// buck_v1_0
module buck_v1_0 #(
  parameter model_data_width = 25,
  parameter model_decimal_width = 16
)(
  input aclk, 
  input resetn, 
  input clock_enable,
  input pwm, 
  input signed [model_data_width-1:0] input_voltage,
  input signed [model_data_width-1:0] period_inductor,
  input signed [model_data_width-1:0] period_capacitor,
  input signed [model_data_width-1:0] inverse_resistor,
  output reg signed [model_data_width-1:0] inductor_current,
  output signed [model_data_width-1:0] capacitor_current,
  output signed [model_data_width-1:0] output_current,
  output reg signed [model_data_width-1:0] output_voltage  
);
  wire signed [model_data_width-1:0] voltage_diff;  
  wire signed [(model_data_width*2)-1:0] voltage_diff_intl_2width;  
  wire signed [model_data_width-1:0] voltage_diff_intl;  
  wire signed [(model_data_width*2)-1:0] capacitor_current_intc_2width;  
  wire signed [model_data_width-1:0] capacitor_current_intc;  
  wire signed [(model_data_width*2)-1:0] output_current_2width;  
  assign voltage_diff = pwm? input_voltage - output_voltage: -output_voltage;
  assign voltage_diff_intl_2width = voltage_diff * period_inductor;
  assign voltage_diff_intl = voltage_diff_intl_2width >>> model_decimal_width;
  always @(posedge aclk)
    if (!resetn)
      inductor_current <= 0;
    else 
      if (clock_enable)
        inductor_current <= inductor_current + voltage_diff_intl;
  assign capacitor_current = inductor_current - output_current;
  assign capacitor_current_intc_2width = capacitor_current * period_capacitor;
  assign capacitor_current_intc = capacitor_current_intc_2width >>> model_decimal_width;
  always @(posedge aclk)
    if (!resetn)
      output_voltage <= 0;
    else 
      if (clock_enable)
        output_voltage <= output_voltage + capacitor_current_intc;
  assign output_current_2width = output_voltage * inverse_resistor;
  assign output_current = output_current_2width >>> model_decimal_width;
endmodule
Size in the first run: ~7200 cells after synthesis, about 50 flip-flops, ~64000 um2 of cells after synthesis.
export LEC_CHECK = 0
export ABC_AREA = 0
export CAP_MARGIN = 0
export CELL_PAD_IN_SITES_GLOBAL_PLACEMENT = 0
export CORE_MARGIN = 2
export CORE_UTILIZATION = 71
export CTS_CLUSTER_SIZE = 45
export GPL_ROUTABILITY_DRIVEN = 1
export MAX_ROUTING_LAYER = met4
export MIN_ROUTING_LAYER = met1
export PLACE_DENSITY = 0.61
export SETUP_SLACK_MARGIN = -1.27
export SLEW_MARGIN = 20
export TNS_END_PERCENT = 95
create_clock -name core_clock -period 14.2 [get_ports {aclk}]
run.sh (not shown) runs the stock make flow with config.mk's settings and CLKGATE_MAP_FILE=.
The starting point finished with setup timing left.
Edit:
PLACE_DENSITY = 0.6   (was 0.61)
SETUP_SLACK_MARGIN = default   (was -1.27)
Result:
- The changed run completed, yet does not pass: setup timing
- final cell count increases slightly
- first-iteration DRC count came out higher by roughly a tenth
- area after synthesis is unchanged
- fmax goes up slightly
- clock skew stays flat
- hold slack gains 0.0036 ns
- setup slack gains 0.074 ns
- critical path depth came out higher by 4
- register-to-register slack loses 0.22 ns
- count of clock-buffer cells in the layout came out lower by 1
- die area stays the same
Edit:
ABC_AREA = default   (was 0)
CAP_MARGIN = 20   (was 0)
CELL_PAD_IN_SITES_GLOBAL_PLACEMENT = default   (was 0)
CORE_UTILIZATION = 65   (was 71)
CTS_CLUSTER_SIZE = default   (was 45)
GPL_ROUTABILITY_DRIVEN = default   (was 1)
MAX_ROUTING_LAYER = default   (was met4)
MIN_ROUTING_LAYER = default   (was met1)
PLACE_DENSITY = default   (was 0.6)
TNS_END_PERCENT = default   (was 95)
clock period = 25.4 ns   (was 14.2 ns; I/O delays follow)
What happened: The new run completed without violations. Critical path depth went down by 2. Hold slack improved by 0.0066 ns. Setup slack improved by 6.4 ns.
Edit:
CTS_CLUSTER_DIAMETER = 362   (was default)
CTS_CLUSTER_SIZE = 100   (was default)
clock period = 42.3 ns   (was 25.4 ns; I/O delays follow)
Effect: Worst setup slack improved by 13 ns; design area hardly moves; via count barely changes.

---

Starting RTL as in the previous note.
clock: 10.5 ns
lec_check: 0
abc_area: 1
cap_margin: 0
cell_pad_in_sites_global_placement: 0
core_margin: 2
core_utilization: 72
cts_cluster_diameter: 183
cts_cluster_size: 16
gpl_routability_driven: 1
min_routing_layer: met1
place_density_lb_addon: 0.08
setup_slack_margin: -0.63
slew_margin: 20
tns_end_percent: 95
The starting point did not get past 5_1_grt with GRT-0232.
Next try:
--- a/flow/config.mk
+++ b/flow/config.mk
@@ -11,10 +11,10 @@
 export CORE_MARGIN = 2
-export CORE_UTILIZATION = 72
-export CTS_CLUSTER_DIAMETER = 183
-export CTS_CLUSTER_SIZE = 16
+export CORE_UTILIZATION = 54
+export CTS_CLUSTER_DIAMETER = 297
 export GPL_ROUTABILITY_DRIVEN = 1
+export HOLD_SLACK_MARGIN = 0.19
 export MIN_ROUTING_LAYER = met1
-export PLACE_DENSITY_LB_ADDON = 0.08
-export SETUP_SLACK_MARGIN = -0.63
+export PLACE_DENSITY_LB_ADDON = 0.16
+export SETUP_SLACK_MARGIN = 0.93
 export SLEW_MARGIN = 20
-export TNS_END_PERCENT = 95
+export TNS_END_PERCENT = 80
==> flow/constraint.sdc (replaced) <==
create_clock -name core_clock -period 19.4 [get_ports {aclk}]
set_input_delay 3.8800 -clock core_clock [delete_from_list [all_inputs] [get_ports {aclk}]]
set_output_delay 3.8800 -clock core_clock [all_outputs]
set_load 0.01 [all_outputs]
Result: The changed run completed without violations; die area rises by about 33%; synthesized area is unchanged; synthesized cell count does not change.
Next try:
==> flow/config.mk (replaced) <==
export PLATFORM = sky130hd
export DESIGN_NAME = buck_v1_0
export DESIGN_NICKNAME = buck_v1_0
export VERILOG_FILES = /design/flow/design.v
export SDC_FILE = /design/flow/constraint.sdc
export NUM_CORES = 4
export LEC_CHECK = 0
export CAP_MARGIN = 20
export CORE_MARGIN = 2
export CORE_UTILIZATION = 40
export SLEW_MARGIN = 20
==> flow/constraint.sdc (replaced) <==
create_clock -name core_clock -period 28.0 [get_ports {aclk}]
set_input_delay 5.6000 -clock core_clock [delete_from_list [all_inputs] [get_ports {aclk}]]
set_output_delay 5.6000 -clock core_clock [all_outputs]
set_load 0.01 [all_outputs]
The new run completed with no timing, DRC or antenna violations.
Clock-buffer cell count stays the same.
Routed wire length came out lower by about a fifth.
Hold slack is worse by 0.14 ns.
Cell count fell by roughly a tenth.
Synthesized area falls by a few percent.
Clock skew stays flat.
Cell area shrinks by roughly a tenth.
Next try:
--- a/flow/config.mk
+++ b/flow/config.mk
@@ -9,3 +9,3 @@
 export CORE_MARGIN = 2
-export CORE_UTILIZATION = 40
+export CORE_UTILIZATION = 11
 export SLEW_MARGIN = 20
==> flow/constraint.sdc (replaced) <==
create_clock -name core_clock -period 42.3 [get_ports {aclk}]
set_input_delay 8.4600 -clock core_clock [delete_from_list [all_inputs] [get_ports {aclk}]]
set_output_delay 8.4600 -clock core_clock [all_outputs]
set_load 0.01 [all_outputs]
What happened: Synthesized area is unchanged. Routed wire length is higher by about a fifth. Core utilization drops by 30 points. Non-clock buffer count goes up by 5.
Next try:
--- a/flow/config.mk
+++ b/flow/config.mk
@@ -7,5 +7,8 @@
 export LEC_CHECK = 0
+export ABC_AREA = 1
 export CAP_MARGIN = 20
 export CORE_MARGIN = 2
-export CORE_UTILIZATION = 11
+export CORE_UTILIZATION = 68
+export CTS_CLUSTER_SIZE = 97
+export PLACE_DENSITY = 0.37
 export SLEW_MARGIN = 20
==> flow/constraint.sdc (replaced) <==
create_clock -name core_clock -period 14.3 [get_ports {aclk}]
set_input_delay 2.8600 -clock core_clock [delete_from_list [all_inputs] [get_ports {aclk}]]
set_output_delay 2.8600 -clock core_clock [all_outputs]
set_load 0.01 [all_outputs]
After rerunning: Now the flow completed and failed the layout checks on setup timing; wire length is higher by a few percent; via count went up by a quarter to a third; hold slack improved by 0.10 ns; worst setup slack degrades by 17 ns; global-route usage grows by 39 points; first-iteration DRC count is higher by well over a third; core utilization increases by 69 points; final area came out higher by a few percent.
